==> design.v <==
`timescale 1ns / 1ps
module complex_multiplier#(parameter INPUT_DATA_WIDTH = 16)
    (
        input  wire                                    i_clk,
        input  wire                                    i_rst,
        input  wire signed [INPUT_DATA_WIDTH-1:0]      i_real_h,
        input  wire signed [INPUT_DATA_WIDTH-1:0]      i_imag_h,
        input  wire signed [INPUT_DATA_WIDTH-1:0]      i_real_y,
        input  wire signed [INPUT_DATA_WIDTH-1:0]      i_imag_y,
        output reg  signed [INPUT_DATA_WIDTH*2:0]      o_real,
        output reg  signed [INPUT_DATA_WIDTH*2:0]      o_imag
    );
    reg signed [INPUT_DATA_WIDTH*2-1:0] ac;
    reg signed [INPUT_DATA_WIDTH*2-1:0] ad;
    reg signed [INPUT_DATA_WIDTH*2-1:0] cb;
    reg signed [INPUT_DATA_WIDTH*2-1:0] bd;
    always@(posedge i_clk) begin
        if(i_rst)begin
            o_real <= 0;
            o_imag <= 0;
            ac     <= 0;
            ad     <= 0;
            cb     <= 0;
            bd     <= 0;
        end         
        else begin
            ac <= i_real_h * i_real_y;
            ad <= i_real_h * i_imag_y;
            cb <= i_real_y * i_imag_h;
            bd <= i_imag_h * i_imag_y;
            o_real <= ac - bd;
            o_imag <= ad + cb;
        end
    end
endmodule
==> run.sh <==
#!/bin/bash
# the make line also repeats each setting of config.mk as NAME=value (left out here)
make -C /OpenROAD-flow-scripts/flow DESIGN_CONFIG=/design/flow/config.mk WORK_HOME=/design/flow/orfs CLKGATE_MAP_FILE= finish
==> config.mk <==
export PLATFORM = sky130hd
export DESIGN_NAME = complex_multiplier
export DESIGN_NICKNAME = complex_multiplier
export VERILOG_FILES = /design/flow/design.v
export SDC_FILE = /design/flow/constraint.sdc
export NUM_CORES = 4
export LEC_CHECK = 0
export CAP_MARGIN = 20
export CORE_ASPECT_RATIO = 0.5
export CORE_MARGIN = 2
export CORE_UTILIZATION = 40
export CTS_CLUSTER_DIAMETER = 365
export CTS_CLUSTER_SIZE = 83
export PLACE_DENSITY_LB_ADDON = 0.05
export SLEW_MARGIN = 20
export TNS_END_PERCENT = 5
==> constraint.sdc <==
create_clock -name core_clock -period 10.0 [get_ports {i_clk}]
set_input_delay 2.0000 -clock core_clock [delete_from_list [all_inputs] [get_ports {i_clk}]]
set_output_delay 2.0000 -clock core_clock [all_outputs]
set_load 0.01 [all_outputs]
==> impl_summary.log, run 1 <==
[flow] final metrics
[metrics] Min Clock Period, post-route: 9.352 ns
[metrics] synthesized-area fraction occupied by xor and xnor cells: 2.971%
[metrics] FP Util: 40.64%
[metrics] post-synth top area cell: fa_1
[metrics] area fraction in and, or, nand and nor cells: 16.00%
[metrics] most instantiated library cell after synthesis: inv_1
[metrics] sequence of cells on the critical path: clkdlybuf4s50_1 > buf_4 > nand2_1 > inv_1 > fa_1 > fa_1 > fa_1 > fa_1 > fa_1 > inv_1 > fa_1 > inv_1 > ha_1 > nand3_1 > nor2_1 > nand4_1 > o22ai_1 > o221ai_1 > o21ai_0 > mux2i_1 > nand2_1
[metrics] highest clock frequency the design can meet: 106.9 MHz
[metrics] number of DRC markers in iteration 0: 2070
[metrics] Reg clk slew, reported paths: 0.09 ns
[metrics] number of library cell types mapped by synthesis: 73
[metrics] first-pass GRT wire length: 222700 µm
[metrics] vias after detailed routing: 34177
[metrics] count of pins on the block boundary: 132
[metrics] global placement routability congestion: 0.9096
[metrics] synthesized area: 0.04716 mm²
[metrics] detailed-route wire length: 142400 µm
[metrics] CTS H-Tree Depth: 4
[metrics] data required time of the worst path: 10.43 ns
[metrics] count of library flops with an enable pin: 0
[metrics] Max Slew Vio Count: 0
[metrics] number of register bits inferred by synthesis: 194
[metrics] area overhead of the layout relative to synthesis: 8.835%
[metrics] Nets at Floorplan: 6697
[metrics] main kind of combinational logic by area: adder cells
[metrics] CP Depth: 21
[metrics] main area contributors: fa_1 (45%), ha_1 (10%), inv_1 (9.6%)
[metrics] number of hold buffers added after CTS: 0
[metrics] clock network latency to the later pin of the worst-skew pair: 0.55 ns
[metrics] kind of cell with the highest combined delay on the critical path: adder cells
[metrics] count of yosys warnings during synthesis: 1
[metrics] vias per cell: 4.993
[metrics] final number of setup-violating endpoints: 0
[metrics] RSZ-0062 raised after global routing: no
[metrics] number of antenna violations at the first check in global routing: 23
[metrics] Crit Reg-Reg Endpoint: o_real[30]
[metrics] kind of launch point of the worst setup path: primary input
[metrics] chip area: 0.1208 mm²
[metrics] number of global-route vias before repair: 36257
[metrics] die width: 489.6 µm
[metrics] setup slack on the worst flop-to-flop path: 6.29 ns
[metrics] worst min-delay path class: reg -> reg
[metrics] final core occ: 44.23%
[metrics] total clock sinks: 194
[metrics] 1st-pass router iterations: 7
[metrics] # Cells Yosys: 5189
[metrics] Worst Reg2Reg Path Length in Cells: 11
[metrics] share of synthesized cell area in full adder, half adder and majority cells: 54.97%
[metrics] number of logged tool warnings: 26
[metrics] worst-path fanout max: 17
[metrics] dominant cell type by count on the critical path: fa_1
[metrics] worst clock skew: 0.03420 ns
[metrics] setup TNS: 0 ns
[metrics] dominant register cell in the synthesized netlist: dfxtp_1
[metrics] post-route antenna net violation count: 0
[metrics] number of nets in the finished design: 6759
[metrics] synthesized area per cell: 9.089 µm²
[metrics] Total GRT Usage: 24.73%
[metrics] post-CTS setup repair buffer count: 0
[metrics] Mapped Cells: 5189
[metrics] Final Hold Vio Count: 0
[metrics] post-synth area from yosys stat: 0.04716 mm²
[metrics] CTS max path bufs: 2
[metrics] critical path's slowest cell: fa_1
[metrics] run status: timing/DRC/antenna clean
[metrics] worst slew margin relative to its limit: 29.53%
[metrics] delay contributed by the slowest stage of the critical path: 0.96 ns
[metrics] async set or reset register ratio after synthesis: 0%
[metrics] area share of the leading cell type in the synthesized netlist: 44.57%
[metrics] Worst setup endpoint: ac[30]
[metrics] maximum number of pins on one net before global-route repair: 72
[metrics] estimated wirelength of the detail-placed design: 121400 µm
[metrics] launching instance or port of the critical path: i_real_h[15]
[metrics] residual DRC count: 0
[metrics] minimum setup slack in the final design: 0.6477 ns
[metrics] grt ovf: 0
[metrics] CTS root buffer: clkbuf_16
[metrics] kind of end point of the critical path: flip-flop
[metrics] pin slew with the least headroom to its limit: 1.049 ns
[metrics] Critical Path AT: 9.78 ns
[metrics] Synth Area in Compound Gates: 6.344%
[metrics] Mux area share: 0.1618%
[metrics] maxcap violations: 0
[metrics] Worst Path Class, Setup: in -> reg
[metrics] # rows: 88
[metrics] leading post-synthesis cells by instance count: inv_1 (1204), fa_1 (1050), nand2_1 (531)
[metrics] Seq/Total Area, Yosys: 8.235%
[metrics] startpoint of the worst register-to-register path: bd[10]
[metrics] routed length per placed instance: 20.81 µm
[metrics] number of buffers created by CTS: 17
[metrics] sum of buffers and inverters on the critical path: 5
[metrics] Placement Setup Slack: 0.2904 ns
[metrics] hold depth: 2
[metrics] IO buf count: 131
[metrics] Worst Hold Launch: bd[0]
[metrics] die height: 246.8 µm
[metrics] Hold EP: o_real[0]
[metrics] core footprint: 0.1161 mm²
[metrics] CTS tree: done
[metrics] CTS resizes: 0
[metrics] portion of the clock cycle consumed by the worst path in the final layout: 93.52%
==> through the flow <==
step	instances	instance area [µm²]	hold slack [ns]
after floorplan	5189	47160	0.4783
after global placement	6807	50740	0.5031
after detailed placement	6807	50740	0.4978
after CTS	6839	51310	0.5156
after global routing	6839	51310	0.5253
final	6845	51330	0.5180
==> layout make-up <==
class                      count  area [µm²]
multi-input combinational   3573       37950
inverter                    1204        4519
clock inverter                12       117.6
timing repair buffer         261        2414
antenna                        6       15.01
fill                       11608       64720
sequential                   194        3884
tap                         1575        1971
clock buffer                  20       456.7
==> per-layer routing <==
layer | global-route usage [%] | up-vias | part of all wire, %
met5 | 0 | - | 0.044
li1 | - | 15565 | -
met2 | 36.88 | 745 | 42
met3 | 5.312 | 103 | 6.9
met4 | 4.194 | 10 | 1.6
met1 | 37.08 | 17754 | 49
==> inputs of run 2 (changes only) <==
CORE_ASPECT_RATIO = unset   (was 0.5)
CORE_UTILIZATION = 72   (was 40)
CTS_CLUSTER_DIAMETER = unset   (was 365)
CTS_CLUSTER_SIZE = unset   (was 83)
MAX_ROUTING_LAYER = met4   (was unset)
PLACE_DENSITY = 0.95   (was unset)
PLACE_DENSITY_LB_ADDON = unset   (was 0.05)
TNS_END_PERCENT = unset   (was 5)
clock period = 6.89 ns   (was 10.0 ns; I/O delays follow)
==> impl_summary.log, run 2 <==
[report] implementation figures
[metrics] CTS max path bufs: 2 (unchanged)
[metrics] count of pins on the block boundary: 132 (unchanged)
[metrics] share of synthesized cell area in full adder, half adder and majority cells: 54.97% (unchanged)
[metrics] core footprint: 0.06458 mm² (was 0.1161 mm²)
[metrics] Mux area share: 0.1618% (unchanged)
[metrics] # rows: 93 (was 88)
[metrics] Synth Area in Compound Gates: 6.344% (unchanged)
[metrics] post-synth area from yosys stat: 0.04716 mm² (unchanged)
[metrics] global placement routability congestion: 0.9775 (was 0.9096)
[metrics] synthesized area per cell: 9.089 µm² (unchanged)
[metrics] Placement Setup Slack: -1.429 ns (was 0.2904 ns)
[metrics] number of buffers created by CTS: 17 (unchanged)
[metrics] main area contributors: fa_1 (45%), ha_1 (10%), inv_1 (9.6%) (unchanged)
[metrics] Stop Error: [ERROR GRT-0116] Global routing finished with congestion. Check the congestion regions in the DRC Viewer.
[metrics] IO buf count: 131 (unchanged)
[metrics] die height: 259.9 µm (was 246.8 µm)
[metrics] most instantiated library cell after synthesis: inv_1 (unchanged)
[metrics] synthesized-area fraction occupied by xor and xnor cells: 2.971% (unchanged)
[metrics] count of library flops with an enable pin: 0 (unchanged)
[metrics] area after detailed placement: 0.05394 mm² (was 0.05074 mm²)
[metrics] post-synth top area cell: fa_1 (unchanged)
[metrics] total clock sinks: 194 (unchanged)
[metrics] number of library cell types mapped by synthesis: 73 (unchanged)
[metrics] estimated wirelength of the detail-placed design: 131300 µm (was 121400 µm)
[metrics] count of yosys warnings during synthesis: 1 (unchanged)
[metrics] async set or reset register ratio after synthesis: 0% (unchanged)
[metrics] synthesized area: 0.04716 mm² (unchanged)
[metrics] CTS root buffer: clkbuf_16 (unchanged)
[metrics] area fraction in and, or, nand and nor cells: 16.00% (unchanged)
[metrics] grt ovf: 2928
[metrics] chip area: 0.06756 mm² (was 0.1208 mm²)
[metrics] Total GRT Usage: 97.78%
[metrics] run status: stopped before the end (was timing/DRC/antenna clean)
[metrics] area share of the leading cell type in the synthesized netlist: 44.57% (unchanged)
[metrics] CTS H-Tree Depth: 4 (unchanged)
[metrics] number of register bits inferred by synthesis: 194 (unchanged)
[metrics] # Cells Yosys: 5189 (unchanged)
[metrics] die width: 259.9 µm (was 489.6 µm)
[metrics] leading post-synthesis cells by instance count: inv_1 (1204), fa_1 (1050), nand2_1 (531) (unchanged)
[metrics] Nets at Floorplan: 6697 (unchanged)
[metrics] dominant register cell in the synthesized netlist: dfxtp_1 (unchanged)
[metrics] Mapped Cells: 5189 (unchanged)
[metrics] main kind of combinational logic by area: adder cells (unchanged)
[metrics] stopping stage: global routing
[metrics] Seq/Total Area, Yosys: 8.235% (unchanged)
[metrics] FP Util: 73.03% (was 40.64%)
[run 2: timing repair]
action,in CTS
pin swaps,234
hold buffers,0
endpoints found under the setup margin,68
cloned,28
gates resized,682
setup buffers,173
[run 2: per-stage QoR]
step,cells,TNS [ns],util (%)
floorplan,5189,-0.1209,-
global placement,6525,-32.63,83.52
detailed placement,6525,-59.73,83.52
CTS,6754,-0.9470,90.38
[run 2: metal layers]
| metal | global-route usage, % | overflow |
|---|---|---|
| met4 | 101.9 | 647 |
| met3 | 88.11 | 280 |
| met5 | - | - |
| met1 | 91.12 | 226 |
| met2 | 110.6 | 1775 |
==> inputs of run 3 (changes only) <==
ABC_AREA = 1   (was unset)
CTS_CLUSTER_DIAMETER = 229   (was unset)
CTS_CLUSTER_SIZE = 98   (was unset)
MAX_ROUTING_LAYER = unset   (was met4)
PLACE_DENSITY = unset   (was 0.95)
SETUP_SLACK_MARGIN = -0.24   (was unset)
TNS_END_PERCENT = 10   (was unset)
clock period = 6.05 ns   (was 6.89 ns; I/O delays follow)
==> impl_summary.log, run 3 <==
[report] implementation figures
[metrics] CTS max path bufs: 2 (unchanged)
[metrics] Placement Setup Slack: -1.161 ns (was -1.429 ns)
[metrics] CTS root buffer: clkbuf_16 (unchanged)
[metrics] Seq/Total Area, Yosys: 7.419% (was 8.235%)
[metrics] number of buffers created by CTS: 17 (unchanged)
[metrics] die height: 273.7 µm (was 259.9 µm)
[metrics] synthesized-area fraction occupied by xor and xnor cells: 0.1506% (was 2.971%)
[metrics] global placement routability congestion: 1.003 (was 0.9775)
[metrics] count of yosys warnings during synthesis: 1 (unchanged)
[metrics] total clock sinks: 194 (unchanged)
[metrics] Cell Count Post-Placement: 8743 (was 6525)
[metrics] synthesized area per cell: 7.195 µm² (was 9.089 µm²)
[metrics] Mux area share: 0% (was 0.1618%)
[metrics] Stop Error: [ERROR GRT-0232] Routing congestion too high. Check the congestion heatmap in the GUI. (was [ERROR GRT-0116] Global routing finished with congestion. Check the congestion regions in the DRC Viewer.)
[metrics] stopping stage: global routing (unchanged)
[metrics] IO buf count: 131 (unchanged)
[metrics] area after detailed placement: 0.05950 mm² (was 0.05394 mm²)
[metrics] share of synthesized cell area in full adder, half adder and majority cells: 49.52% (was 54.97%)
[metrics] area share of the leading cell type in the synthesized netlist: 40.15% (was 44.57%)
[metrics] Total GRT Usage: 63.38%
[metrics] Mapped Cells: 7276 (was 5189)
[metrics] main kind of combinational logic by area: adder cells (unchanged)
[metrics] grt ovf: 9
[metrics] core footprint: 0.07173 mm² (was 0.06458 mm²)
[metrics] number of register bits inferred by synthesis: 194 (unchanged)
[metrics] # Cells Yosys: 7276 (was 5189)
[metrics] count of library flops with an enable pin: 0 (unchanged)
[metrics] async set or reset register ratio after synthesis: 0% (unchanged)
[metrics] CTS H-Tree Depth: 4 (unchanged)
[metrics] # rows: 98 (was 93)
[metrics] estimated wirelength of the detail-placed design: 136800 µm (was 131300 µm)
[metrics] dominant register cell in the synthesized netlist: dfxtp_1 (unchanged)
[metrics] post-synth area from yosys stat: 0.05235 mm² (was 0.04716 mm²)
[metrics] FP Util: 72.98% (was 73.03%)
[metrics] number of library cell types mapped by synthesis: 36 (was 73)
[metrics] chip area: 0.07488 mm² (was 0.06756 mm²)
[metrics] die width: 273.7 µm (was 259.9 µm)
[metrics] most instantiated library cell after synthesis: inv_1 (unchanged)
[metrics] Nets at Floorplan: 8784 (was 6697)
[metrics] post-synth top area cell: fa_1 (unchanged)
[metrics] main area contributors: fa_1 (40%), inv_1 (15%), nand2_1 (15%) (was fa_1 (45%), ha_1 (10%), inv_1 (9.6%))
[metrics] area fraction in and, or, nand and nor cells: 21.69% (was 16.00%)
[metrics] run status: stopped before the end (unchanged)
[metrics] count of pins on the block boundary: 132 (unchanged)
[metrics] leading post-synthesis cells by instance count: inv_1 (2152), nand2_1 (2097), fa_1 (1050) (was inv_1 (1204), fa_1 (1050), nand2_1 (531))
[metrics] synthesized area: 0.05235 mm² (was 0.04716 mm²)
[metrics] Synth Area in Compound Gates: 4.245% (was 6.344%)
run 3: through the flow:
stage,hold slack (ns)
2_1_floorplan,0.4783
3_3_place_gp,0.4830
3_5_place_dp,0.5123
4_1_cts,0.5230
run 3: metal layers:
| layer | GRT usage, % | overflow |
|---|---|---|
| met1 | 67.80 | 0 |
| met5 | 23.30 | 1 |
| met4 | 56.38 | 6 |
| met2 | 82.52 | 2 |
| met3 | 41.32 | 0 |
run 3: what timing repair did:
| item | in CTS |
|---|---|
| buffers inserted | 3 |
| endpoints found under the hold margin | 0 |
| gates resized | 83 |
| pin swaps | 4 |
| hold buffers | 0 |
| gates cloned | 2 |
| setup endpoints to repair | 74 |
==> inputs of run 4 (changes only) <==
ABC_AREA = unset   (was 1)
CAP_MARGIN = 40   (was 20)
CELL_PAD_IN_SITES_GLOBAL_PLACEMENT = 0   (was unset)
CTS_CLUSTER_DIAMETER = unset   (was 229)
CTS_CLUSTER_SIZE = 36   (was 98)
HOLD_SLACK_MARGIN = 0.28   (was unset)
SETUP_SLACK_MARGIN = -0.46   (was -0.24)
SLEW_MARGIN = 15   (was 20)
TNS_END_PERCENT = unset   (was 10)
clock period = 5.92 ns   (was 6.05 ns; I/O delays follow)
==> impl_summary.log, run 4 <==
[flow] final metrics
[metrics] run status: failed layout checks (was stopped before the end)
[metrics] Violated Checks: setup timing
[metrics] Mapped Cells: 5189 (was 7276)
[metrics] chip area: 0.06756 mm² (was 0.07488 mm²)
[metrics] 1st-pass router iterations: 6
[metrics] number of hold buffers added after CTS: 0 (unchanged)
[metrics] setup TNS: -32.53 ns
[metrics] total of fill cells in the finished design: 2963
[metrics] Hold EP: o_real[0]
[metrics] pin slew with the least headroom to its limit: 0.9260 ns
[metrics] Mux area share: 0.1618% (was 0%)
[metrics] worst slew margin relative to its limit: 37.70%
[metrics] number of logged tool warnings: 31
[metrics] CTS max path bufs: 2 (unchanged)
[metrics] synthesized area per cell: 9.089 µm² (was 7.195 µm²)
[metrics] total clock sinks: 194 (unchanged)
[metrics] RSZ-0062 raised after global routing: yes
[metrics] post-synth top area cell: fa_1 (unchanged)
[metrics] Total GRT Usage: 44.72%
[metrics] launching instance or port of the critical path: i_imag_h[3]
[metrics] # Cells Yosys: 5189 (was 7276)
[metrics] count of pins on the block boundary: 132 (unchanged)
[metrics] number of library cell types mapped by synthesis: 73 (was 36)
[metrics] vias after detailed routing: 39867
[metrics] synthesized area: 0.04716 mm² (was 0.05235 mm²)
[metrics] residual DRC count: 0
[metrics] Nets at Floorplan: 6697 (was 8784)
[metrics] FP Util: 73.03% (was 72.98%)
[metrics] minimum setup slack in the final design: -0.7857 ns
[metrics] Critical Path AT: 7.09 ns
[metrics] # rows: 93 (was 98)
[metrics] Min Clock Period, post-route: 6.706 ns
[metrics] Worst Reg2Reg Path Length in Cells: 10
[metrics] hold depth: 2
[metrics] Worst Hold Launch: bd[0]
[metrics] kind of end point of the critical path: flip-flop
[metrics] grt ovf: 0
[metrics] main area contributors: fa_1 (45%), ha_1 (10%), inv_1 (9.6%) (was fa_1 (40%), inv_1 (15%), nand2_1 (15%))
[metrics] delay contributed by the slowest stage of the critical path: 0.54 ns
[metrics] number of buffers created by CTS: 17 (unchanged)
[metrics] Worst setup endpoint: bd[30]
[metrics] async set or reset register ratio after synthesis: 0% (unchanged)
[metrics] count of library flops with an enable pin: 0 (unchanged)
[metrics] setup slack on the worst flop-to-flop path: 1.98 ns
[metrics] global placement routability congestion: 0.9587 (was 1.003)
[metrics] most instantiated library cell after synthesis: inv_1 (unchanged)
[metrics] routed length per placed instance: 22.38 µm
[metrics] post-route antenna net violation count: 0
[metrics] area overhead of the layout relative to synthesis: 22.36%
[metrics] CTS root buffer: clkbuf_16 (unchanged)
[metrics] detailed-route wire length: 149500 µm
[metrics] worst clock skew: 0.02153 ns
[metrics] highest clock frequency the design can meet: 149.1 MHz
[metrics] area fraction in and, or, nand and nor cells: 16.00% (was 21.69%)
[metrics] core footprint: 0.06458 mm² (was 0.07173 mm²)
[metrics] number of DRC markers in iteration 0: 4068
[metrics] post-route design area: 0.05771 mm²
[metrics] Worst Path Class, Setup: in -> reg
[metrics] CP Depth: 23
[metrics] clock network latency to the later pin of the worst-skew pair: 0.53 ns
[metrics] Crit Reg-Reg Endpoint: o_real[32]
[metrics] worst-path fanout max: 15
[metrics] dominant cell type by count on the critical path: fa_1
[metrics] die width: 259.9 µm (was 273.7 µm)
[metrics] main kind of combinational logic by area: adder cells (unchanged)
[metrics] maximum number of pins on one net before global-route repair: 65
[metrics] startpoint of the worst register-to-register path: bd[2]
[metrics] Max Slew Vio Count: 0
[metrics] kind of cell with the highest combined delay on the critical path: adder cells
[metrics] first-pass GRT wire length: 229000 µm
[metrics] Final Hold Vio Count: 0
[metrics] estimated wirelength of the detail-placed design: 106700 µm (was 136800 µm)
[metrics] die height: 259.9 µm (was 273.7 µm)
[metrics] sequence of cells on the critical path: buf_12 > buf_16 > and2_4 > fa_1 > inv_2 > fa_1 > inv_2 > fa_1 > fa_1 > fa_1 > inv_2 > fa_1 > inv_2 > ha_4 > a21o_1 > a21o_1 > or3_1 > or3_4 > nand2_4 > o211ai_1 > a31oi_1 > xor2_1 > nor2_1
[metrics] number of nets in the finished design: 7309
[metrics] data required time of the worst path: 6.30 ns
[metrics] number of global-route vias before repair: 43088
[metrics] number of register bits inferred by synthesis: 194 (unchanged)
[metrics] area share of the leading cell type in the synthesized netlist: 44.57% (was 40.15%)
[metrics] dominant register cell in the synthesized netlist: dfxtp_1 (unchanged)
[metrics] final number of setup-violating endpoints: 76
[metrics] Seq/Total Area, Yosys: 8.235% (was 7.419%)
[metrics] number of antenna violations at the first check in global routing: 14
[metrics] vias per cell: 5.969
[metrics] worst min-delay path class: reg -> reg
[metrics] CTS tree: done
[metrics] area after detailed placement: 0.05478 mm² (was 0.05950 mm²)
[metrics] Synth Area in Compound Gates: 6.344% (was 4.245%)
[metrics] leading post-synthesis cells by instance count: inv_1 (1204), fa_1 (1050), nand2_1 (531) (was inv_1 (2152), nand2_1 (2097), fa_1 (1050))
[metrics] IO buf count: 131 (unchanged)
[metrics] kind of launch point of the worst setup path: primary input
[metrics] Reg clk slew, reported paths: 0.08 ns
[metrics] sum of buffers and inverters on the critical path: 6
[metrics] critical path's slowest cell: fa_1
[metrics] share of synthesized cell area in full adder, half adder and majority cells: 54.97% (was 49.52%)
[metrics] Cell Count Post-Placement: 6589 (was 8743)
[metrics] CTS H-Tree Depth: 4 (unchanged)
[metrics] portion of the clock cycle consumed by the worst path in the final layout: 113.3%
[metrics] Post-Layout Cell Count: 6679
[metrics] post-synth area from yosys stat: 0.04716 mm² (was 0.05235 mm²)
[metrics] synthesized-area fraction occupied by xor and xnor cells: 2.971% (was 0.1506%)
[metrics] count of yosys warnings during synthesis: 1 (unchanged)
[metrics] maxcap violations: 0
run 4: per-layer routing:
| metal | up-vias | wire length (µm) | GRT usage, % |
|---|---|---|---|
| met2 | 2657 | 67970 | 69.81 |
| met5 | - | 108 | 0 |
| li1 | 16699 | - | - |
| met1 | 19695 | 51180 | 55.85 |
| met4 | 16 | 12220 | 27.97 |
| met3 | 800 | 17990 | 11.77 |
run 4: repair_timing:
action	4_1_cts	5_1_grt
buffers inserted	127	31
hold endpoints to repair	0	0
endpoints found under the setup margin	70	66
gates resized	605	255
cloned	22	7
pin swaps	224	187
run 4: per-stage QoR:
step	utilization, %	worst slack (ns)	hold slack [ns]
after floorplan	-	-0.8969	0.4783
after global placement	84.82	-1.655	0.4842
after detailed placement	84.82	-1.844	0.4887
after CTS	88.76	-0.6475	0.5045
after global routing	89.32	-0.8612	0.5172
final	89.36	-0.7857	0.5040
run 4: layout make-up:
class	instances	area, µm²	share of cell area (%)
multi-input cells	3573	39710	68.81
repair buffers	811	7885	13.66
inverters	1204	4527	7.845
flip-flops and latches	194	3884	6.730
well taps	855	1070	1.854
clock buffers	18	429.2	0.7437
clock inverters	14	177.7	0.3079
diodes	10	25.02	0.04336
==> inputs of run 5 (changes only) <==
CELL_PAD_IN_SITES_GLOBAL_PLACEMENT = 1   (was 0)
CORE_ASPECT_RATIO = 0.5   (was unset)
CORE_MARGIN = 4   (was 2)
CORE_UTILIZATION = 51   (was 72)
CTS_CLUSTER_DIAMETER = 330   (was unset)
CTS_CLUSTER_SIZE = 54   (was 36)
GPL_TIMING_DRIVEN = 0   (was unset)
HOLD_SLACK_MARGIN = unset   (was 0.28)
PLACE_DENSITY_LB_ADDON = 0.26   (was unset)
SETUP_SLACK_MARGIN = -0.57   (was -0.46)
SLEW_MARGIN = 5   (was 15)
TNS_END_PERCENT = 15   (was unset)
clock period = 5.8 ns   (was 5.92 ns; I/O delays follow)
==> impl_summary.log, run 5 <==
[flow] final metrics
[metrics] CP Depth: 24 (was 23)
[metrics] # Cells Yosys: 5189 (unchanged)
[metrics] kind of end point of the critical path: flip-flop (unchanged)
[metrics] Post-Layout Cell Count: 6810 (was 6679)
[metrics] CTS max path bufs: 2 (unchanged)
[metrics] Min Clock Period, post-route: 7.107 ns
[metrics] vias after detailed routing: 37747 (was 39867)
[metrics] synthesized-area fraction occupied by xor and xnor cells: 2.971% (unchanged)
[metrics] portion of the clock cycle consumed by the worst path in the final layout: 122.5% (was 113.3%)
[metrics] area fraction in and, or, nand and nor cells: 16.00% (unchanged)
[metrics] hold depth: 2 (unchanged)
[metrics] Crit Reg-Reg Endpoint: o_imag[31] (was o_real[32])
[metrics] Violated Checks: setup timing (unchanged)
[metrics] startpoint of the worst register-to-register path: cb[1] (was bd[2])
[metrics] maximum number of pins on one net before global-route repair: 20 (was 65)
[metrics] number of DRC markers in iteration 0: 3526 (was 4068)
[metrics] sum of buffers and inverters on the critical path: 7 (was 6)
[metrics] total clock sinks: 194 (unchanged)
[metrics] final number of setup-violating endpoints: 82 (was 76)
[metrics] FP Util: 51.74% (was 73.03%)
[metrics] Reg clk slew, reported paths: 0.07 ns (was 0.08 ns)
[metrics] global placement routability congestion: 0.9977 (was 0.9587)
[metrics] delay contributed by the slowest stage of the critical path: 0.53 ns (was 0.54 ns)
[metrics] post-route design area: 0.05625 mm² (was 0.05771 mm²)
[metrics] count of pins on the block boundary: 132 (unchanged)
[metrics] core footprint: 0.09115 mm² (was 0.06458 mm²)
[metrics] number of nets in the finished design: 7038 (was 7309)
[metrics] number of buffers created by CTS: 17 (unchanged)
[metrics] Max Slew Vio Count: 0 (unchanged)
[metrics] run status: failed layout checks (unchanged)
[metrics] 1st-pass router iterations: 6 (unchanged)
[metrics] dominant register cell in the synthesized netlist: dfxtp_1 (unchanged)
[metrics] main kind of combinational logic by area: adder cells (unchanged)
[metrics] grt ovf: 0 (unchanged)
[metrics] RSZ-0062 raised after global routing: yes (unchanged)
[metrics] Placement Setup Slack: -3.484 ns (was -1.844 ns)
[metrics] number of antenna violations at the first check in global routing: 32 (was 14)
[metrics] die width: 438.1 µm (was 259.9 µm)
[metrics] detailed-route wire length: 173500 µm (was 149500 µm)
[metrics] number of global-route vias before repair: 38974 (was 43088)
[metrics] Mux area share: 0.1618% (unchanged)
[metrics] area share of the leading cell type in the synthesized netlist: 44.57% (unchanged)
[metrics] IO buf count: 130 (was 131)
[metrics] residual DRC count: 0 (unchanged)
[metrics] Cell Count Post-Placement: 6623 (was 6589)
[metrics] main area contributors: fa_1 (45%), ha_1 (10%), inv_1 (9.6%) (unchanged)
[metrics] final core occ: 61.71% (was 89.36%)
[metrics] async set or reset register ratio after synthesis: 0% (unchanged)
[metrics] number of library cell types mapped by synthesis: 73 (unchanged)
[metrics] synthesized area per cell: 9.089 µm² (unchanged)
[metrics] minimum setup slack in the final design: -1.307 ns (was -0.7857 ns)
[metrics] first-pass GRT wire length: 255600 µm (was 229000 µm)
[metrics] Critical Path AT: 7.41 ns (was 7.09 ns)
[metrics] count of library flops with an enable pin: 0 (unchanged)
[metrics] Total GRT Usage: 36.02% (was 44.72%)
[metrics] Worst Path Class, Setup: in -> reg (unchanged)
[metrics] kind of cell with the highest combined delay on the critical path: adder cells (unchanged)
[metrics] Final Hold Vio Count: 0 (unchanged)
[metrics] data required time of the worst path: 6.10 ns (was 6.30 ns)
[metrics] post-synth top area cell: fa_1 (unchanged)
[metrics] # rows: 78 (was 93)
[metrics] most instantiated library cell after synthesis: inv_1 (unchanged)
[metrics] Worst setup endpoint: bd[20] (was bd[30])
[metrics] CTS H-Tree Depth: 4 (unchanged)
[metrics] share of synthesized cell area in full adder, half adder and majority cells: 54.97% (unchanged)
[metrics] CTS root buffer: clkbuf_16 (unchanged)
[metrics] kind of launch point of the worst setup path: primary input (unchanged)
[metrics] worst clock skew: 0.008220 ns (was 0.02153 ns)
[metrics] CTS tree: done (unchanged)
[metrics] count of yosys warnings during synthesis: 1 (unchanged)
[metrics] post-route antenna net violation count: 0 (unchanged)
[metrics] maxcap violations: 0 (unchanged)
[metrics] number of logged tool warnings: 29 (was 31)
[metrics] Hold EP: o_real[0] (unchanged)
[metrics] Synth Area in Compound Gates: 6.344% (unchanged)
[metrics] number of hold buffers added after CTS: 0 (unchanged)
[metrics] number of register bits inferred by synthesis: 194 (unchanged)
[metrics] launching instance or port of the critical path: i_imag_y[1] (was i_imag_h[3])
[metrics] die height: 223.0 µm (was 259.9 µm)
[metrics] area after detailed placement: 0.05117 mm² (was 0.05478 mm²)
[metrics] routed length per placed instance: 25.48 µm (was 22.38 µm)
[metrics] estimated wirelength of the detail-placed design: 145100 µm (was 106700 µm)
[metrics] worst slew margin relative to its limit: 29.02% (was 37.70%)
[metrics] Worst Reg2Reg Path Length in Cells: 10 (unchanged)
[metrics] critical path's slowest cell: fa_1 (unchanged)
[metrics] leading post-synthesis cells by instance count: inv_1 (1204), fa_1 (1050), nand2_1 (531) (unchanged)
[metrics] Nets at Floorplan: 6697 (unchanged)
[metrics] Seq/Total Area, Yosys: 8.235% (unchanged)
[metrics] area overhead of the layout relative to synthesis: 19.27% (was 22.36%)
[metrics] vias per cell: 5.543 (was 5.969)
[metrics] post-synth area from yosys stat: 0.04716 mm² (unchanged)
[metrics] Worst Hold Launch: bd[0] (unchanged)
[metrics] chip area: 0.09770 mm² (was 0.06756 mm²)
[metrics] Mapped Cells: 5189 (unchanged)
[metrics] synthesized area: 0.04716 mm² (unchanged)
[metrics] sequence of cells on the critical path: buf_12 > clkbuf_4 > nand2_1 > fa_1 > fa_1 > fa_1 > inv_1 > fa_1 > fa_1 > inv_2 > fa_1 > inv_2 > ha_4 > a21o_1 > a21o_1 > or3_1 > or3_4 > buf_6 > a31oi_4 > o21bai_1 > a21oi_1 > xor2_1 > buf_6 > nor2_4 (was buf_12 > buf_16 > and2_4 > fa_1 > inv_2 > fa_1 > inv_2 > fa_1 > fa_1 > fa_1 > inv_2 > fa_1 > inv_2 > ha_4 > a21o_1 > a21o_1 > or3_1 > or3_4 > nand2_4 > o211ai_1 > a31oi_1 > xor2_1 > nor2_1)
[metrics] worst-path fanout max: 10 (was 15)
[metrics] clock network latency to the later pin of the worst-skew pair: 0.44 ns (was 0.53 ns)
[metrics] highest clock frequency the design can meet: 140.7 MHz
[metrics] dominant cell type by count on the critical path: fa_1 (unchanged)
[metrics] pin slew with the least headroom to its limit: 1.061 ns (was 0.9260 ns)
[metrics] setup slack on the worst flop-to-flop path: 2.45 ns (was 1.98 ns)
[metrics] worst min-delay path class: reg -> reg (unchanged)
==> run 5: per-layer routing <==
metal / track usage [%] / part of all wire, % / routed length (µm) / up-vias
li1: - / - / - / 16193
met1: 50.74 / 42 / 72050 / 19125
met2: 49.91 / 40 / 69210 / 2093
met3: 16.09 / 15 / 26790 / 320
met4: 10.43 / 3.0 / 5273 / 16
met5: 0 / 0.11 / 194 / -
==> run 5: per-stage QoR <==
stage | hold WS, ns | setup TNS (ns)
CTS | 0.5218 | -54.65
global placement | 0.5187 | -229.00
finish | 0.5209 | -60.34
global route | 0.5487 | -71.68
detailed placement | 0.5014 | -212.45
floorplan | 0.4783 | -30.54
==> run 5: timing repair <==
action | CTS | global route
gates resized | 987 | 192
endpoints found under the setup margin | 88 | 68
buffers inserted | 95 | 45
cloned | 1 | 2
pin swaps | 116 | 97
==> run 5: layout make-up <==
cell class | instances | area (µm²)
multi-input combinational | 3573 | 39530
clock inverter | 14 | 162.7
timing repair buffer | 322 | 3107
buffer | 218 | 2993
clock buffer | 17 | 425.4
sequential | 194 | 3884
antenna | 28 | 70.07
fill | 7960 | 34900
tap | 1240 | 1551
inverter | 1204 | 4526
==> inputs of run 6 (changes only) <==
CAP_MARGIN = 30   (was 40)
CELL_PAD_IN_SITES_GLOBAL_PLACEMENT = unset   (was 1)
CORE_ASPECT_RATIO = unset   (was 0.5)
CORE_MARGIN = 2   (was 4)
CORE_UTILIZATION = 65   (was 51)
CTS_CLUSTER_DIAMETER = unset   (was 330)
CTS_CLUSTER_SIZE = unset   (was 54)
GPL_TIMING_DRIVEN = unset   (was 0)
PLACE_DENSITY_LB_ADDON = unset   (was 0.26)
SETUP_SLACK_MARGIN = unset   (was -0.57)
SLEW_MARGIN = 20   (was 5)
TNS_END_PERCENT = unset   (was 15)
clock period = 6.41 ns   (was 5.8 ns; I/O delays follow)
==> impl_summary.log, run 6 <==
[flow] final metrics
[metrics] vias per cell: 5.722 (was 5.543)
[metrics] Min Clock Period, post-route: 6.861 ns
[metrics] Critical Path AT: 7.33 ns (was 7.41 ns)
[metrics] main area contributors: fa_1 (45%), ha_1 (10%), inv_1 (9.6%) (unchanged)
[metrics] leading post-synthesis cells by instance count: inv_1 (1204), fa_1 (1050), nand2_1 (531) (unchanged)
[metrics] Violated Checks: setup timing (unchanged)
[metrics] worst slew margin relative to its limit: 41.24% (was 29.02%)
[metrics] Final Hold Vio Count: 0 (unchanged)
[metrics] final number of setup-violating endpoints: 45 (was 82)
[metrics] most instantiated library cell after synthesis: inv_1 (unchanged)
[metrics] routed length per placed instance: 22.05 µm (was 25.48 µm)
[metrics] post-synth top area cell: fa_1 (unchanged)
[metrics] number of nets in the finished design: 7542 (was 7038)
[metrics] CP Depth: 24 (unchanged)
[metrics] post-synth area from yosys stat: 0.04716 mm² (unchanged)
[metrics] launching instance or port of the critical path: i_real_y[5] (was i_imag_y[1])
[metrics] count of yosys warnings during synthesis: 1 (unchanged)
[metrics] kind of launch point of the worst setup path: primary input (unchanged)
[metrics] post-route design area: 0.06137 mm² (was 0.05625 mm²)
[metrics] chip area: 0.07473 mm² (was 0.09770 mm²)
[metrics] # rows: 98 (was 78)
[metrics] CTS root buffer: clkbuf_16 (unchanged)
[metrics] Seq/Total Area, Yosys: 8.235% (unchanged)
[metrics] synthesized area per cell: 9.089 µm² (unchanged)
[metrics] kind of cell with the highest combined delay on the critical path: adder cells (unchanged)
[metrics] sum of buffers and inverters on the critical path: 8 (was 7)
[metrics] estimated wirelength of the detail-placed design: 106000 µm (was 145100 µm)
[metrics] CTS max path bufs: 2 (unchanged)
[metrics] async set or reset register ratio after synthesis: 0% (unchanged)
[metrics] core footprint: 0.07161 mm² (was 0.09115 mm²)
[metrics] area fraction in and, or, nand and nor cells: 16.00% (unchanged)
[metrics] Worst setup endpoint: cb[28] (was bd[20])
[metrics] delay contributed by the slowest stage of the critical path: 0.54 ns (was 0.53 ns)
[metrics] total of fill cells in the finished design: 3913 (was 7960)
[metrics] area share of the leading cell type in the synthesized netlist: 44.57% (unchanged)
[metrics] worst-path fanout max: 7 (was 10)
[metrics] number of DRC markers in iteration 0: 3799 (was 3526)
[metrics] final hold slack: 0.4960 ns (was 0.5209 ns)
[metrics] area after detailed placement: 0.05518 mm² (was 0.05117 mm²)
[metrics] count of library flops with an enable pin: 0 (unchanged)
[metrics] highest clock frequency the design can meet: 145.8 MHz
[metrics] CTS tree: done (unchanged)
[metrics] clock network latency to the later pin of the worst-skew pair: 0.52 ns (was 0.44 ns)
[metrics] startpoint of the worst register-to-register path: bd[11] (was cb[1])
[metrics] global placement routability congestion: 0.9542 (was 0.9977)
[metrics] number of antenna violations at the first check in global routing: 10 (was 32)
[metrics] dominant register cell in the synthesized netlist: dfxtp_1 (unchanged)
[metrics] detailed-route wire length: 154500 µm (was 173500 µm)
[metrics] synthesized area: 0.04716 mm² (unchanged)
[metrics] sequence of cells on the critical path: buf_6 > buf_12 > buf_6 > buf_4 > and2_4 > fa_1 > fa_1 > fa_1 > fa_1 > fa_1 > inv_1 > fa_1 > inv_2 > ha_4 > a21o_1 > a2111oi_4 > o311ai_4 > a41oi_2 > buf_6 > nor4_4 > o31ai_4 > a21boi_2 > a211oi_1 > buf_4 (was buf_12 > clkbuf_4 > nand2_1 > fa_1 > fa_1 > fa_1 > inv_1 > fa_1 > fa_1 > inv_2 > fa_1 > inv_2 > ha_4 > a21o_1 > a21o_1 > or3_1 > or3_4 > buf_6 > a31oi_4 > o21bai_1 > a21oi_1 > xor2_1 > buf_6 > nor2_4)
[metrics] number of global-route vias before repair: 41519 (was 38974)
[metrics] residual DRC count: 0 (unchanged)
[metrics] Placement Setup Slack: -1.392 ns (was -3.484 ns)
[metrics] number of logged tool warnings: 34 (was 29)
[metrics] share of synthesized cell area in full adder, half adder and majority cells: 54.97% (unchanged)
[metrics] IO buf count: 131 (was 130)
[metrics] maxcap violations: 0 (unchanged)
[metrics] worst min-delay path class: reg -> reg (unchanged)
[metrics] number of buffers created by CTS: 17 (unchanged)
[metrics] Total GRT Usage: 40.51% (was 36.02%)
[metrics] Hold EP: o_real[0] (unchanged)
[metrics] main kind of combinational logic by area: adder cells (unchanged)
[metrics] Reg clk slew, reported paths: 0.10 ns (was 0.07 ns)
[metrics] post-route antenna net violation count: 0 (unchanged)
[metrics] die width: 273.4 µm (was 438.1 µm)
[metrics] portion of the clock cycle consumed by the worst path in the final layout: 107.0% (was 122.5%)
[metrics] area overhead of the layout relative to synthesis: 30.13% (was 19.27%)
[metrics] Crit Reg-Reg Endpoint: o_real[30] (was o_imag[31])
[metrics] Worst Path Class, Setup: in -> reg (unchanged)
[metrics] Mapped Cells: 5189 (unchanged)
[metrics] synthesized-area fraction occupied by xor and xnor cells: 2.971% (unchanged)
[metrics] minimum setup slack in the final design: -0.4507 ns (was -1.307 ns)
[metrics] 1st-pass router iterations: 5 (was 6)
[metrics] first-pass GRT wire length: 228800 µm (was 255600 µm)
[metrics] Post-Layout Cell Count: 7006 (was 6810)
[metrics] critical path's slowest cell: fa_1 (unchanged)
[metrics] hold depth: 2 (unchanged)
[metrics] pin slew with the least headroom to its limit: 0.8814 ns (was 1.061 ns)
[metrics] setup TNS: -9.427 ns (was -60.34 ns)
[metrics] setup slack on the worst flop-to-flop path: 2.48 ns (was 2.45 ns)
[metrics] vias after detailed routing: 40085 (was 37747)
[metrics] FP Util: 65.86% (was 51.74%)
[metrics] # Cells Yosys: 5189 (unchanged)
[metrics] Synth Area in Compound Gates: 6.344% (unchanged)
[metrics] number of register bits inferred by synthesis: 194 (unchanged)
[metrics] Worst Reg2Reg Path Length in Cells: 11 (was 10)
[metrics] maximum number of pins on one net before global-route repair: 153 (was 20)
[metrics] RSZ-0062 raised after global routing: yes (unchanged)
[metrics] Nets at Floorplan: 6697 (unchanged)
[metrics] CTS H-Tree Depth: 4 (unchanged)
[metrics] data required time of the worst path: 6.87 ns (was 6.10 ns)
[metrics] grt ovf: 0 (unchanged)
[metrics] number of library cell types mapped by synthesis: 73 (unchanged)
[metrics] kind of end point of the critical path: flip-flop (unchanged)
[metrics] Cell Count Post-Placement: 6689 (was 6623)
[metrics] die height: 273.4 µm (was 223.0 µm)
[metrics] worst clock skew: 0.02734 ns (was 0.008220 ns)
[metrics] count of pins on the block boundary: 132 (unchanged)
[metrics] run status: failed layout checks (unchanged)
[metrics] Worst Hold Launch: bd[0] (unchanged)
[metrics] Max Slew Vio Count: 0 (unchanged)
[metrics] dominant cell type by count on the critical path: fa_1 (unchanged)
[metrics] total clock sinks: 194 (unchanged)
[metrics] final core occ: 85.70% (was 61.71%)
[metrics] Mux area share: 0.1618% (unchanged)
-- run 6: what timing repair did --
action | 4_1_cts | 5_1_grt
buffers inserted | 188 | 90
cloned | 33 | 4
setup endpoints to repair | 71 | 65
gates resized | 652 | 452
pin swaps | 256 | 333
hold buffers | 0 | 0
-- run 6: layout make-up --
| class | instances | area (µm²) | area share, % |
|---|---|---|---|
| multi-input combinational | 3573 | 40280 | 65.64 |
| timing repair buffer | 1044 | 10840 | 17.67 |
| inverter | 1204 | 4533 | 7.387 |
| sequential | 194 | 3884 | 6.329 |
| tap | 950 | 1189 | 1.937 |
| clock buffer | 20 | 446.7 | 0.7279 |
| clock inverter | 12 | 165.2 | 0.2691 |
| antenna | 9 | 22.52 | 0.03670 |
-- run 6: layer usage --
| layer | GRT usage, % | vias up | part of all wire [%] | routed length [µm] |
|---|---|---|---|---|
| met4 | 24.30 | 8 | 8.2 | 12710 |
| met2 | 62.22 | 2254 | 45 | 69540 |
| li1 | - | 17195 | - | - |
| met5 | 0.8986 | - | 0.083 | 129 |
| met1 | 53.52 | 19925 | 37 | 56650 |
| met3 | 8.061 | 703 | 10 | 15460 |
==> inputs of run 7 (changes only) <==
CAP_MARGIN = 20   (was 30)
CORE_UTILIZATION = 40   (was 65)
SETUP_SLACK_MARGIN = -0.71   (was unset)
clock period = 9.0 ns   (was 6.41 ns; I/O delays follow)
==> impl_summary.log, run 7 <==
[flow] final metrics
[metrics] portion of the clock cycle consumed by the worst path in the final layout: 92.83% (was 107.0%)
[metrics] async set or reset register ratio after synthesis: 0% (unchanged)
[metrics] Crit Reg-Reg Endpoint: o_real[30] (unchanged)
[metrics] worst-path fanout max: 22 (was 7)
[metrics] count of pins on the block boundary: 132 (unchanged)
[metrics] final number of setup-violating endpoints: 0 (was 45)
[metrics] worst min-delay path class: reg -> reg (unchanged)
[metrics] hold depth: 2 (unchanged)
[metrics] count of yosys warnings during synthesis: 1 (unchanged)
[metrics] chip area: 0.1207 mm² (was 0.07473 mm²)
[metrics] Final Hold Vio Count: 0 (unchanged)
[metrics] Critical Path AT: 8.71 ns (was 7.33 ns)
[metrics] synthesized-area fraction occupied by xor and xnor cells: 2.971% (unchanged)
[metrics] maximum number of pins on one net before global-route repair: 89 (was 153)
[metrics] highest clock frequency the design can meet: 119.7 MHz
[metrics] pin slew with the least headroom to its limit: 0.9388 ns (was 0.8814 ns)
[metrics] setup slack on the worst flop-to-flop path: 5.09 ns (was 2.48 ns)
[metrics] post-CTS setup repair buffer count: 0 (was 188)
[metrics] share of synthesized cell area in full adder, half adder and majority cells: 54.97% (unchanged)
[metrics] die height: 347.4 µm (was 273.4 µm)
[metrics] die width: 347.4 µm (was 273.4 µm)
[metrics] residual DRC count: 0 (unchanged)
[metrics] routed length per placed instance: 18.67 µm (was 22.05 µm)
[metrics] synthesized area: 0.04716 mm² (unchanged)
[metrics] vias per cell: 4.987 (was 5.722)
[metrics] main area contributors: fa_1 (45%), ha_1 (10%), inv_1 (9.6%) (unchanged)
[metrics] maxcap violations: 0 (unchanged)
[metrics] # rows: 125 (was 98)
[metrics] startpoint of the worst register-to-register path: bd[11] (unchanged)
[metrics] area share of the leading cell type in the synthesized netlist: 44.57% (unchanged)
[metrics] number of buffers created by CTS: 17 (unchanged)
[metrics] IO buf count: 131 (unchanged)
[metrics] Worst Hold Launch: bd[0] (unchanged)
[metrics] kind of launch point of the worst setup path: primary input (unchanged)
[metrics] sequence of cells on the critical path: clkdlybuf4s50_1 > buf_4 > nand2_1 > fa_1 > inv_1 > fa_1 > inv_1 > fa_1 > inv_1 > fa_1 > fa_1 > inv_1 > fa_1 > inv_1 > ha_1 > a21o_1 > a21o_1 > or3_1 > or3_1 > nand2_1 > o211ai_1 > a41oi_1 > xor2_1 > nor2_1 (was buf_6 > buf_12 > buf_6 > buf_4 > and2_4 > fa_1 > fa_1 > fa_1 > fa_1 > fa_1 > inv_1 > fa_1 > inv_2 > ha_4 > a21o_1 > a2111oi_4 > o311ai_4 > a41oi_2 > buf_6 > nor4_4 > o31ai_4 > a21boi_2 > a211oi_1 > buf_4)
[metrics] worst slew margin relative to its limit: 35.79% (was 41.24%)
[metrics] setup TNS: 0 ns (was -9.427 ns)
[metrics] synthesized area per cell: 9.089 µm² (unchanged)
[metrics] first-pass GRT wire length: 206400 µm (was 228800 µm)
[metrics] grt ovf: 0 (unchanged)
[metrics] CTS tree: done (unchanged)
[metrics] Worst Reg2Reg Path Length in Cells: 11 (unchanged)
[metrics] count of library flops with an enable pin: 0 (unchanged)
[metrics] CTS H-Tree Depth: 4 (unchanged)
[metrics] critical path's slowest cell: clkdlybuf4s50_1 (was fa_1)
[metrics] main kind of combinational logic by area: adder cells (unchanged)
[metrics] Synth Area in Compound Gates: 6.344% (unchanged)
[metrics] delay contributed by the slowest stage of the critical path: 0.80 ns (was 0.54 ns)
[metrics] Worst setup endpoint: bd[28] (was cb[28])
[metrics] number of global-route vias before repair: 36232 (was 41519)
[metrics] total clock sinks: 194 (unchanged)
[metrics] dominant cell type by count on the critical path: fa_1 (unchanged)
[metrics] number of nets in the finished design: 6788 (was 7542)
[metrics] number of antenna violations at the first check in global routing: 20 (was 10)
[metrics] post-route antenna net violation count: 0 (unchanged)
[metrics] Nets at Floorplan: 6697 (unchanged)
[metrics] Reg clk slew, reported paths: 0.09 ns (was 0.10 ns)
[metrics] number of library cell types mapped by synthesis: 73 (unchanged)
[metrics] multi-input combinational cell area: 0.03794 mm² (was 0.04028 mm²)
[metrics] CP Depth: 24 (unchanged)
[metrics] Worst Path Class, Setup: in -> reg (unchanged)
[metrics] post-synth top area cell: fa_1 (unchanged)
[metrics] run status: timing/DRC/antenna clean (was failed layout checks)
[metrics] leading post-synthesis cells by instance count: inv_1 (1204), fa_1 (1050), nand2_1 (531) (unchanged)
[metrics] Total GRT Usage: 22.06% (was 40.51%)
[metrics] final core occ: 44.41% (was 85.70%)
[metrics] area overhead of the layout relative to synthesis: 9.721% (was 30.13%)
[metrics] final hold slack: 0.5445 ns (was 0.4960 ns)
[metrics] Mux area share: 0.1618% (unchanged)
[metrics] # Cells Yosys: 5189 (unchanged)
[metrics] Min Clock Period, post-route: 8.355 ns
[metrics] kind of cell with the highest combined delay on the critical path: adder cells (unchanged)
[metrics] launching instance or port of the critical path: i_imag_h[7] (was i_real_y[5])
[metrics] Hold EP: o_real[0] (unchanged)
[metrics] CTS resizes: 0 (was 652)
[metrics] register area: 0.003884 mm² (unchanged)
[metrics] CTS max path bufs: 2 (unchanged)
[metrics] area fraction in and, or, nand and nor cells: 16.00% (unchanged)
[metrics] most instantiated library cell after synthesis: inv_1 (unchanged)
[metrics] number of hold buffers added after CTS: 0 (unchanged)
[metrics] clock network latency to the later pin of the worst-skew pair: 0.50 ns (was 0.52 ns)
[metrics] kind of end point of the critical path: flip-flop (unchanged)
[metrics] estimated wirelength of the detail-placed design: 107600 µm (was 106000 µm)
[metrics] Mapped Cells: 5189 (unchanged)
[metrics] sum of buffers and inverters on the critical path: 7 (was 8)
[metrics] worst clock skew: 0.03054 ns (was 0.02734 ns)
[metrics] global placement routability congestion: 0.9258 (was 0.9542)
[metrics] dominant register cell in the synthesized netlist: dfxtp_1 (unchanged)
[metrics] Seq/Total Area, Yosys: 8.235% (unchanged)
[metrics] number of DRC markers in iteration 0: 2131 (was 3799)
[metrics] number of register bits inferred by synthesis: 194 (unchanged)
[metrics] vias after detailed routing: 34017 (was 40085)
[metrics] Max Slew Vio Count: 0 (unchanged)
[metrics] area after detailed placement: 0.05108 mm² (was 0.05518 mm²)
[metrics] 1st-pass router iterations: 5 (unchanged)
[metrics] post-synth area from yosys stat: 0.04716 mm² (unchanged)
[metrics] core footprint: 0.1165 mm² (was 0.07161 mm²)
[metrics] RSZ-0062 raised after global routing: no (was yes)
[metrics] detailed-route wire length: 127300 µm (was 154500 µm)
[metrics] total of fill cells in the finished design: 11393 (was 3913)
[metrics] number of logged tool warnings: 26 (was 34)
[metrics] CTS root buffer: clkbuf_16 (unchanged)
[metrics] data required time of the worst path: 9.35 ns (was 6.87 ns)
[metrics] FP Util: 40.47% (was 65.86%)
[metrics] post-route design area: 0.05174 mm² (was 0.06137 mm²)
==> run 7: per-layer routing <==
layer  track usage, %  vias to the layer above  part of all wire, %
met3            3.265                      126                  5.9
met2            36.51                      837                   47
met1            30.62                    17419                   45
met5                0                        -                0.093
li1                 -                    15617                    -
met4            4.871                       18                  2.2
==> run 7: layout make-up <==
type | count | share of cell area [%]
Clock inverter | 15 | 0.4425
Clock buffer | 17 | 0.8221
Timing Repair Buffer | 290 | 5.472
Antenna cell | 4 | 0.01934
Tap cell | 1524 | 3.685
Inverter | 1204 | 8.734
Multi-Input combinational cell | 3573 | 73.32
Sequential cell | 194 | 7.506
==> run 7: stage by stage <==
stage	cells	worst slack, ns
floorplan	5189	1.253
global placement	6785	0.2105
detailed placement	6785	0.1979
CTS	6817	0.7375
global route	6817	0.3277
finish	6821	0.6449
==> inputs of run 8 (changes only) <==
ABC_AREA = 1   (was unset)
CELL_PAD_IN_SITES_GLOBAL_PLACEMENT = 1   (was unset)
CORE_MARGIN = 8   (was 2)
CORE_UTILIZATION = 49   (was 40)
CTS_CLUSTER_DIAMETER = 368   (was unset)
CTS_CLUSTER_SIZE = 54   (was unset)
GPL_TIMING_DRIVEN = 0   (was unset)
SETUP_SLACK_MARGIN = 0.67   (was -0.71)
SLEW_MARGIN = 5   (was 20)
TNS_END_PERCENT = 45   (was unset)
clock period = 5.8 ns   (was 9.0 ns; I/O delays follow)
==> impl_summary.log, run 8 <==
[flow] final metrics
[metrics] pin slew with the least headroom to its limit: 1.225 ns (was 0.9388 ns)
[metrics] vias per cell: 5.132 (was 4.987)
[metrics] count of library flops with an enable pin: 0 (unchanged)
[metrics] Mapped Cells: 7276 (was 5189)
[metrics] minimum setup slack in the final design: -0.3706 ns (was 0.6449 ns)
[metrics] launching instance or port of the critical path: i_real_h[15] (was i_imag_h[7])
[metrics] met1 track utilization from global routing: 46.81% (was 30.62%)
[metrics] number of buffers created by CTS: 17 (unchanged)
[metrics] Seq/Total Area, Yosys: 7.419% (was 8.235%)
[metrics] IO buf count: 127 (was 131)
[metrics] hold depth: 2 (unchanged)
[metrics] vias after detailed routing: 46763 (was 34017)
[metrics] residual DRC count: 0 (unchanged)
[metrics] synthesized-area fraction occupied by xor and xnor cells: 0.1506% (was 2.971%)
[metrics] # rows: 120 (was 125)
[metrics] CTS H-Tree Depth: 4 (unchanged)
[metrics] main kind of combinational logic by area: adder cells (unchanged)
[metrics] Reg clk slew, reported paths: 0.08 ns (was 0.09 ns)
[metrics] number of antenna cells inserted: 0 (was 4)
[metrics] Final Hold Vio Count: 0 (unchanged)
[metrics] CP Depth: 24 (unchanged)
[metrics] highest clock frequency the design can meet: 162.1 MHz
[metrics] die width: 342.9 µm (was 347.4 µm)
[metrics] synthesized area: 0.05235 mm² (was 0.04716 mm²)
[metrics] # Cells Yosys: 7276 (was 5189)
[metrics] Hold EP: o_real[0] (unchanged)
[metrics] total clock sinks: 194 (unchanged)
[metrics] Max Slew Vio Count: 0 (unchanged)
[metrics] final hold slack: 0.5568 ns (was 0.5445 ns)
[metrics] worst clock skew: 0.01242 ns (was 0.03054 ns)
[metrics] number of logged tool warnings: 31 (was 26)
[metrics] startpoint of the worst register-to-register path: ac[0] (was bd[11])
[metrics] maxcap violations: 0 (unchanged)
[metrics] 1st-pass router iterations: 9 (was 5)
[metrics] CTS tree: done (unchanged)
[metrics] global-route met3 utilization: 7.023% (was 3.265%)
[metrics] count of pins on the block boundary: 132 (unchanged)
[metrics] synthesized area per cell: 7.195 µm² (was 9.089 µm²)
[metrics] Worst Reg2Reg Path Length in Cells: 14 (was 11)
[metrics] dominant register cell in the synthesized netlist: dfxtp_1 (unchanged)
[metrics] worst slew margin relative to its limit: 18.34% (was 35.79%)
[metrics] Violated Checks: setup timing
[metrics] kind of end point of the critical path: flip-flop (unchanged)
[metrics] final number of setup-violating endpoints: 43 (was 0)
[metrics] number of global-route vias before repair: 47330 (was 36232)
[metrics] area overhead of the layout relative to synthesis: 25.26% (was 9.721%)
[metrics] FP Util: 49.18% (was 40.47%)
[metrics] global placement routability congestion: 0.9928 (was 0.9258)
[metrics] core footprint: 0.1065 mm² (was 0.1165 mm²)
[metrics] run status: failed layout checks (was timing/DRC/antenna clean)
[metrics] delay contributed by the slowest stage of the critical path: 0.66 ns (was 0.80 ns)
[metrics] Nets at Floorplan: 8784 (was 6697)
[metrics] area fraction in and, or, nand and nor cells: 21.69% (was 16.00%)
[metrics] total of fill cells in the finished design: 9807 (was 11393)
[metrics] Total GRT Usage: 34.46% (was 22.06%)
[metrics] global-route track usage on met2: 53.80% (was 36.51%)
[metrics] maximum number of pins on one net before global-route repair: 21 (was 89)
[metrics] Critical Path AT: 6.56 ns (was 8.71 ns)
[metrics] portion of the clock cycle consumed by the worst path in the final layout: 106.4% (was 92.83%)
[metrics] Mux area share: 0% (was 0.1618%)
[metrics] post-synth top area cell: fa_1 (unchanged)
[metrics] sum of buffers and inverters on the critical path: 8 (was 7)
[metrics] post-synth area from yosys stat: 0.05235 mm² (was 0.04716 mm²)
[metrics] Worst setup endpoint: ac[24] (was bd[28])
[metrics] Worst Path Class, Setup: in -> reg (unchanged)
[metrics] dominant cell type by count on the critical path: fa_1 (unchanged)
[metrics] number of antenna violations at the first check in global routing: 3 (was 20)
[metrics] kind of cell with the highest combined delay on the critical path: adder cells (unchanged)
[metrics] clock network latency to the later pin of the worst-skew pair: 0.48 ns (was 0.50 ns)
[metrics] first-pass GRT wire length: 298000 µm (was 206400 µm)
[metrics] worst-path fanout max: 5 (was 22)
[metrics] chip area: 0.1176 mm² (was 0.1207 mm²)
[metrics] Synth Area in Compound Gates: 4.245% (was 6.344%)
[metrics] data required time of the worst path: 6.19 ns (was 9.35 ns)
[metrics] Worst Hold Launch: bd[0] (unchanged)
[metrics] detailed-route wire length: 201900 µm (was 127300 µm)
[metrics] routed length per placed instance: 22.16 µm (was 18.67 µm)
[metrics] Post-Layout Cell Count: 9112 (was 6821)
[metrics] kind of launch point of the worst setup path: primary input (unchanged)
[metrics] worst min-delay path class: reg -> reg (unchanged)
[metrics] number of DRC markers in iteration 0: 3806 (was 2131)
[metrics] critical path's slowest cell: fa_2 (was clkdlybuf4s50_1)
[metrics] grt ovf: 0 (unchanged)
[metrics] Crit Reg-Reg Endpoint: o_real[32] (was o_real[30])
[metrics] CTS max path bufs: 2 (unchanged)
[metrics] setup TNS: -8.008 ns (was 0 ns)
[metrics] setup slack on the worst flop-to-flop path: 3.52 ns (was 5.09 ns)
[metrics] main area contributors: fa_1 (40%), inv_1 (15%), nand2_1 (15%) (was fa_1 (45%), ha_1 (10%), inv_1 (9.6%))
[metrics] leading post-synthesis cells by instance count: inv_1 (2152), nand2_1 (2097), fa_1 (1050) (was inv_1 (1204), fa_1 (1050), nand2_1 (531))
[metrics] Min Clock Period, post-route: 6.171 ns
[metrics] CTS root buffer: clkbuf_16 (unchanged)
[metrics] number of register bits inferred by synthesis: 194 (unchanged)
[metrics] number of library cell types mapped by synthesis: 36 (was 73)
[metrics] RSZ-0062 raised after global routing: yes (was no)
[metrics] most instantiated library cell after synthesis: inv_1 (unchanged)
[metrics] sequence of cells on the critical path: buf_12 > clkbuf_16 > buf_12 > nand2_8 > inv_6 > fa_2 > buf_4 > buf_6 > fa_1 > fa_1 > fa_2 > fa_1 > inv_1 > fa_1 > inv_1 > ha_4 > a21o_1 > a21oi_2 > nor2_1 > nor2_1 > nand3_1 > nand2_1 > nand2_1 > nor2_2 (was clkdlybuf4s50_1 > buf_4 > nand2_1 > fa_1 > inv_1 > fa_1 > inv_1 > fa_1 > inv_1 > fa_1 > fa_1 > inv_1 > fa_1 > inv_1 > ha_1 > a21o_1 > a21o_1 > or3_1 > or3_1 > nand2_1 > o211ai_1 > a41oi_1 > xor2_1 > nor2_1)
[metrics] Cell Count Post-Placement: 8809 (was 6785)
[metrics] GR peak layer: met2 (unchanged)
[metrics] number of nets in the finished design: 9204 (was 6788)
[metrics] async set or reset register ratio after synthesis: 0% (unchanged)
[metrics] post-route antenna net violation count: 0 (unchanged)
[metrics] estimated wirelength of the detail-placed design: 167500 µm (was 107600 µm)
[metrics] share of synthesized cell area in full adder, half adder and majority cells: 49.52% (was 54.97%)
[metrics] die height: 342.9 µm (was 347.4 µm)
[metrics] count of yosys warnings during synthesis: 1 (unchanged)
[metrics] area share of the leading cell type in the synthesized netlist: 40.15% (was 44.57%)
run 8: metrics by stage:
stage          setup slack (ns)  util (%)  instance area [µm²]
5_1_grt                 -0.4870     61.60                65570
4_1_cts                 -0.2866     59.79                63650
3_5_place_dp             -2.192     53.29                56730
2_1_floorplan           -0.1270         -                53660
6_report                -0.3706     61.60                65570
3_3_place_gp             -2.356     53.25                56690
run 8: final cells by class:
class	instances	area, µm²	share of cell area (%)
plain buffers	213	3616	5.514
clock buffers	18	429.2	0.6545
clock inverters	14	212.7	0.3244
inverters	2153	8132	12.40
multi-input cells	4716	43630	66.54
flip-flops and latches	194	3884	5.923
well taps	1403	1755	2.677
repair buffers	401	3910	5.963
run 8: what timing repair did:
item	CTS	global route
gates resized	1448	393
buffers inserted	185	83
endpoints found under the setup margin	106	98
pin swaps	327	300
gates cloned	2	1
hold buffers	0	0
run 8: layer usage:
metal / wire (µm) / share of wire (%)
met2: 88040 / 44
met1: 84690 / 42
met3: 18710 / 9.3
met5: 13 / 0.0064
met4: 10480 / 5.2
